## upsample_csc
module upsample_csc (
    input  logic        clk,
    input  logic        resetn,
    input  logic        start,
    output logic        done,
    input  logic [15:0] sram_read_data,
    output logic [15:0] sram_write_data,
    output logic [17:0] sram_address,
    output logic        sram_we_n
);
For scale: roughly 6,000 cells after synthesis, about 340 flip-flops.
Settings: LEC_CHECK=0, ABC_AREA=1, CAP_MARGIN=15, CELL_PAD_IN_SITES_DETAIL_PLACEMENT=0, CELL_PAD_IN_SITES_GLOBAL_PLACEMENT=3, CORE_ASPECT_RATIO=1.3, CORE_MARGIN=2, CORE_UTILIZATION=36, CTS_CLUSTER_SIZE=26, GPL_TIMING_DRIVEN=0, PLACE_DENSITY_LB_ADDON=0.13, SLEW_MARGIN=40; clock period 11.0 ns.
run.sh (not shown) runs the stock make flow with config.mk's settings and CLKGATE_MAP_FILE=.
The starting point completed without violations.
==> next run, changes <==
- ABC_AREA: 1 -> not set
- CAP_MARGIN: 15 -> 35
- CELL_PAD_IN_SITES_DETAIL_PLACEMENT: 0 -> 2
- CELL_PAD_IN_SITES_GLOBAL_PLACEMENT: 3 -> 2
- CORE_ASPECT_RATIO: 1.3 -> not set
- CORE_UTILIZATION: 36 -> 22
- CTS_CLUSTER_SIZE: 26 -> not set
- HOLD_SLACK_MARGIN: not set -> 0.23
- PLACE_DENSITY_LB_ADDON: 0.13 -> not set
The new run completed with no timing, DRC or antenna violations.
Hold slack stays flat.
Fmax came out lower by a few percent.


== run 1 ==
Starting RTL as in the previous note.
make LEC_CHECK=0 ABC_AREA=1 CAP_MARGIN=5 CELL_PAD_IN_SITES_DETAIL_PLACEMENT=0 CELL_PAD_IN_SITES_GLOBAL_PLACEMENT=0 CORE_MARGIN=2 CORE_UTILIZATION=72 CTS_CLUSTER_DIAMETER=355 CTS_CLUSTER_SIZE=35 HOLD_SLACK_MARGIN=-0.09 MIN_ROUTING_LAYER=met1 PLACE_DENSITY=0.64 SETUP_SLACK_MARGIN=0.48 SLEW_MARGIN=0 finish   # period 8.79 ns
Run 1 did not finish; the tool stopped in 5_1_grt with error GRT-0232.
Here is what was changed in the inputs of run 2 compared with run 1.
==> flow/config.mk <==
export PLATFORM = sky130hd
export DESIGN_NAME = upsample_csc
export DESIGN_NICKNAME = upsample_csc
export VERILOG_FILES = /design/flow/design.v
export SDC_FILE = /design/flow/constraint.sdc
export NUM_CORES = 4
export LEC_CHECK = 0
export ABC_AREA = 1
export CAP_MARGIN = 5
export CELL_PAD_IN_SITES_DETAIL_PLACEMENT = 0
export CELL_PAD_IN_SITES_GLOBAL_PLACEMENT = 0
export CORE_MARGIN = 7
export CORE_UTILIZATION = 57
export CTS_CLUSTER_DIAMETER = 55
export MIN_ROUTING_LAYER = met1
export PLACE_DENSITY_LB_ADDON = 0.2
export SETUP_SLACK_MARGIN = 2.06
export SLEW_MARGIN = 0
==> flow/constraint.sdc <==
create_clock -name core_clock -period 9.06 [get_ports {clk}]
set_input_delay 1.8120 -clock core_clock [delete_from_list [all_inputs] [get_ports {clk}]]
set_output_delay 1.8120 -clock core_clock [all_outputs]
set_load 0.01 [all_outputs]
In run 2 the implementation ran to completion but is not tape-out ready, as the final checks report setup timing.
Number of buffers added to fix hold violations after cts across run 2 and run 1: no real change.
For the number of buffers inserted during clock tree synthesis, run 2 came in 42 higher than run 1 did.
Taking run 1 as the reference, in run 2 y dimension of the die now larger, complex-gate fraction of the synthesized area comparable, floorplan utilization now smaller.
Run 1 has lower row count than run 2.
Re total number of H-tree levels: run 2 and run 1 aren't equal, and the lower value belongs to run 1.
The following lists how run 3 was set up differently from run 2:
==> flow/config.mk <==
export PLATFORM = sky130hd
export DESIGN_NAME = upsample_csc
export DESIGN_NICKNAME = upsample_csc
export VERILOG_FILES = /design/flow/design.v
export SDC_FILE = /design/flow/constraint.sdc
export NUM_CORES = 4
export LEC_CHECK = 0
export CAP_MARGIN = 20
export CORE_MARGIN = 2
export CORE_UTILIZATION = 57
export CTS_CLUSTER_SIZE = 99
export PLACE_DENSITY = 0.6
export SLEW_MARGIN = 20
==> flow/constraint.sdc <==
create_clock -name core_clock -period 5.5 [get_ports {clk}]
set_input_delay 1.1000 -clock core_clock [delete_from_list [all_inputs] [get_ports {clk}]]
set_output_delay 1.1000 -clock core_clock [all_outputs]
set_load 0.01 [all_outputs]
### Flow results
In run 3 the implementation completed, yet the final layout does not meet the checks, the culprit being setup timing.
Going from run 2 to run 3, minimum setup slack among reg-to-reg paths shrinks by 4.48 ns.
Delta (run 3 minus run 2): and-or/or-and share of the synthesized area moved up; pre-CTS setup slack moved down; mapped cell area moved down.
Per the comparison of run 3 with run 2, arrival time reported for the critical path endpoint increased by 0.93 ns relative to the old numbers; final count of negative-setup-slack endpoints increased by 90 relative to the old numbers.


upsample_csc again, from the RTL that the note above started with.
export LEC_CHECK = 0
export ABC_AREA = 1
export CAP_MARGIN = 20
export CORE_MARGIN = 2
export CORE_UTILIZATION = 64
export PLACE_DENSITY = 0.6
export SLEW_MARGIN = 20
create_clock -name core_clock -period 12.7 [get_ports {clk}]
Rerun with:
--- a/flow/config.mk
+++ b/flow/config.mk
@@ -8 +7,0 @@
-export ABC_AREA = 1
@@ -11 +10 @@
-export CORE_UTILIZATION = 64
+export CORE_UTILIZATION = 40
==> flow/constraint.sdc (replaced) <==
create_clock -name core_clock -period 12.0 [get_ports {clk}]
set_input_delay 2.4000 -clock core_clock [delete_from_list [all_inputs] [get_ports {clk}]]
set_output_delay 2.4000 -clock core_clock [all_outputs]
set_load 0.01 [all_outputs]
Core utilization drops by 25 points.
Synthesized cell count went down by about 12%.
Routed wire length went down by 0.42%.
Worst setup slack is worse by 1.2 ns.
Global-route usage fell by 13 points.
Via count decreases by about 6%.
Synthesized area drops by about 0.7%.
Rerun with:
--- a/flow/config.mk
+++ b/flow/config.mk
@@ -10 +10 @@
-export CORE_UTILIZATION = 40
+export CORE_UTILIZATION = 14
==> flow/constraint.sdc (replaced) <==
create_clock -name core_clock -period 11.1 [get_ports {clk}]
set_input_delay 2.2200 -clock core_clock [delete_from_list [all_inputs] [get_ports {clk}]]
set_output_delay 2.2200 -clock core_clock [all_outputs]
set_load 0.01 [all_outputs]
Setup slack is better by 0.044 ns.
Maximum frequency rose by 9.0%.
Final cell count rose by 45%.
Die size rose to 2.8 times its value.
Utilization fell by 27 points.
Rerun with:
--- a/flow/config.mk
+++ b/flow/config.mk
@@ -10 +10 @@
-export CORE_UTILIZATION = 14
+export CORE_UTILIZATION = 58
@@ -11,0 +12 @@
+export SETUP_SLACK_MARGIN = -0.44
==> flow/constraint.sdc (replaced) <==
create_clock -name core_clock -period 7.61 [get_ports {clk}]
set_input_delay 1.5220 -clock core_clock [delete_from_list [all_inputs] [get_ports {clk}]]
set_output_delay 1.5220 -clock core_clock [all_outputs]
set_load 0.01 [all_outputs]
Result: Now the flow produced a layout that fails on negative setup slack; critical path depth came out lower by 1; die area is lower by 76%; global-route usage is higher by 27 points; wire length came out higher by 14%; final cell count falls by 27%; clock skew grows by 0.048 ns; worst hold slack is about the same.


Starting RTL as in the previous note.
make LEC_CHECK=0 CAP_MARGIN=20 CELL_PAD_IN_SITES_DETAIL_PLACEMENT=2 CELL_PAD_IN_SITES_GLOBAL_PLACEMENT=2 CORE_MARGIN=2 CORE_UTILIZATION=22 GPL_TIMING_DRIVEN=0 HOLD_SLACK_MARGIN=-0.01 SLEW_MARGIN=10 TNS_END_PERCENT=65 finish   # period 11.0 ns
Then changed:
==> flow/config.mk (replaced) <==
export PLATFORM = sky130hd
export DESIGN_NAME = upsample_csc
export DESIGN_NICKNAME = upsample_csc
export VERILOG_FILES = /design/flow/design.v
export SDC_FILE = /design/flow/constraint.sdc
export NUM_CORES = 4
export LEC_CHECK = 0
export CAP_MARGIN = 20
export CELL_PAD_IN_SITES_DETAIL_PLACEMENT = 1
export CELL_PAD_IN_SITES_GLOBAL_PLACEMENT = 3
export CORE_MARGIN = 2
export CORE_UTILIZATION = 40
export HOLD_SLACK_MARGIN = 0.23
export SLEW_MARGIN = 20
Synthesized cell count stays the same; die size drops by well over a third; global-route usage is higher by 10 points.
Then changed:
--- a/flow/config.mk
+++ b/flow/config.mk
@@ -7,8 +7,9 @@
 export LEC_CHECK = 0
-export CAP_MARGIN = 20
-export CELL_PAD_IN_SITES_DETAIL_PLACEMENT = 1
+export CAP_MARGIN = 35
+export CELL_PAD_IN_SITES_DETAIL_PLACEMENT = 2
 export CELL_PAD_IN_SITES_GLOBAL_PLACEMENT = 3
 export CORE_MARGIN = 2
-export CORE_UTILIZATION = 40
+export CORE_UTILIZATION = 22
+export GPL_TIMING_DRIVEN = 0
 export HOLD_SLACK_MARGIN = 0.23
-export SLEW_MARGIN = 20
+export SLEW_MARGIN = 30
Outcome:
- sequential share of layout area falls by 0.18 points
- die area went up by 81%
Then changed:
==> flow/config.mk (replaced) <==
export PLATFORM = sky130hd
export DESIGN_NAME = upsample_csc
export DESIGN_NICKNAME = upsample_csc
export VERILOG_FILES = /design/flow/design.v
export SDC_FILE = /design/flow/constraint.sdc
export NUM_CORES = 4
export LEC_CHECK = 0
export CAP_MARGIN = 15
export CELL_PAD_IN_SITES_DETAIL_PLACEMENT = 0
export CELL_PAD_IN_SITES_GLOBAL_PLACEMENT = 3
export CORE_MARGIN = 2
export CORE_UTILIZATION = 40
export GPL_TIMING_DRIVEN = 0
export PLACE_DENSITY_LB_ADDON = 0.13
export SLEW_MARGIN = 40
Result: The new run completed without violations; synthesized area stays the same; setup slack improved by 0.016 ns; non-clock buffer count drops by 32; wire length drops by 17%; critical path depth climbs by 5; die area drops by 45%; clock skew climbs by 0.012 ns; final cell count drops by 16%; count of clock-buffer cells in the layout drops by 13; sequential cell count is unchanged.
